## v47
// cpu
module cpu(clk, reset, s, load, in, out, N, V, Z, w);
    input clk, reset, s, load;
    input [15:0] in;
    output [15:0] out;
    output reg N, V, Z, w;
    parameter Swait = 4'b0000, Sdecode = 4'b0001, SgetA = 4'b0010, SgetB = 4'b0011, Swrite = 4'b0100, Srewrite = 4'b0101, Salu = 4'b0110, Sshift = 4'b0111, Sloadout = 4'b1000;
    wire [15:0] decoder_in;
    reg [1:0] op, shift;
    reg [15:0] sximm5, sximm8;
    reg [2:0] opcode, readnum, writenum;
    reg [3:0] state;
    reg [2:0] nsel;
    reg [1:0] vsel;
    reg loada, loadb, asel, bsel, loadc, loads, write;
    wire [2:0] Z_out;
    vDFFE #(16) Instruct_Reg(clk, load, in, decoder_in);
    always@(*) begin
        op = decoder_in[12:11];
        sximm5 = { {11{decoder_in[4]}}, decoder_in[4:0] };
        sximm8 = { {8{decoder_in[7]}}, decoder_in[7:0] };
        shift = decoder_in[4:3];
        opcode = decoder_in[15:13];
    end
    always@(*)begin
       case(nsel)
            3'b001: begin
                readnum = decoder_in[2:0];
                writenum = decoder_in[2:0];
            end  
            3'b010: begin
                readnum = decoder_in[7:5];
                writenum = decoder_in[7:5];
            end  
            3'b100: begin
                readnum = decoder_in[10:8];
                writenum = decoder_in[10:8];
            end  
            default: {readnum, writenum} = 3'b0;
        endcase 
    end
    reg [3:0] state_t;
    reg w_t;
    reg [2:0] nsel_t;
    reg [1:0] vsel_t;
    reg loada_t, loadb_t, asel_t, bsel_t, loadc_t, loads_t, write_t;
    always @(posedge clk) begin
        {state_t, w_t, nsel_t, vsel_t} = {state, w, nsel, vsel};
        {loada_t, loadb_t, asel_t, bsel_t, loadc_t, loads_t, write_t} = {loada, loadb, asel, bsel, loadc, loads, write};
        if(reset == 1'b1) {w_t, state_t} = {1'b1, Swait};
        else begin
            case(state_t)
                Sdecode: begin
                    if(opcode == 3'b110 && op == 2'b10) {w_t, state_t} = {1'b0, Swrite};
                    else {w_t, state_t} = {1'b0, SgetA};
                end
                Swrite: state_t = Swait;
                Swait: begin 
                    state_t = (s == 1'b1) ? Sdecode : Swait;
  ...
Size: ~1,000 cells after synthesis, ~10,000 um^2 of cells after synthesis.
clock: 8.0 ns
lec_check: 0
abc_area: 1
cap_margin: 15
cell_pad_in_sites_global_placement: 2
core_margin: 2
core_utilization: 69
max_routing_layer: met5
place_density_lb_addon: 0.16
setup_slack_margin: 1.56
slew_margin: 20
tns_end_percent: 20
run.sh (not shown) runs the stock make flow with config.mk's settings and CLKGATE_MAP_FILE=.
v47 terminated abnormally: 3_1_place_gp_skip_io reported FLW-0024.
Modified inputs, v9 compared to v47
Settings: MAX_ROUTING_LAYER removed (was met5); ABC_AREA removed (was 1); CORE_UTILIZATION changed from 69 to 67; SETUP_SLACK_MARGIN removed (was 1.56); PLACE_DENSITY_LB_ADDON removed (was 0.16); CAP_MARGIN changed from 15 to 20; TNS_END_PERCENT removed (was 20); CELL_PAD_IN_SITES_GLOBAL_PLACEMENT removed (was 2); the clock period (ns, I/O delays scaled along) changed from 8.0 to 5.13.
Findings:
Delta (v9 minus v47): yosys cell count -about 7%, synthesized-area fraction occupied by adder cells stayed essentially flat, starting density of the core went down by 1.8 points. v9 completed every stage of the flow, and the final layout passed the timing, DRC and antenna checks. Compared with v47, v9 shows a higher synthesized area. v47 has a lower core outline area than v9. Of v47 and v9, the higher mux contribution to synthesized area belongs to v9. Diff v47 -> v9: height of the die grew by 3.2 um; synthesized area divided by synthesized cell count grew by 10%. Diff v47 -> v9: complex-gate fraction of the synthesized area increased 3.0 points, chip area has increased, synthesized netlist cell count went down.
--- input diff v9..v40 ---
Settings: putting CORE_ASPECT_RATIO at 0.93 where nothing was set; putting CTS_CLUSTER_SIZE at 81 where nothing was set; putting PLACE_DENSITY_LB_ADDON at 0.14 where nothing was set; swapping 67 for 60 in CORE_UTILIZATION; swapping 5.13 for 8.34 in the clock period (ns, I/O delays scaled along).
--- outcome ---
First-pass detailed-route iteration total (lower): v9. Looking at part of the power in combinational logic, v40 sits 0.8 points higher than v9 does. Between v9 and v40, the cell count went up. v40 against v9: global routing met2 resource utilization lower; area added between synthesis and finish lower; post-route total power lower.
Power figures rest on the tool's default switching activity, not on a simulated workload.
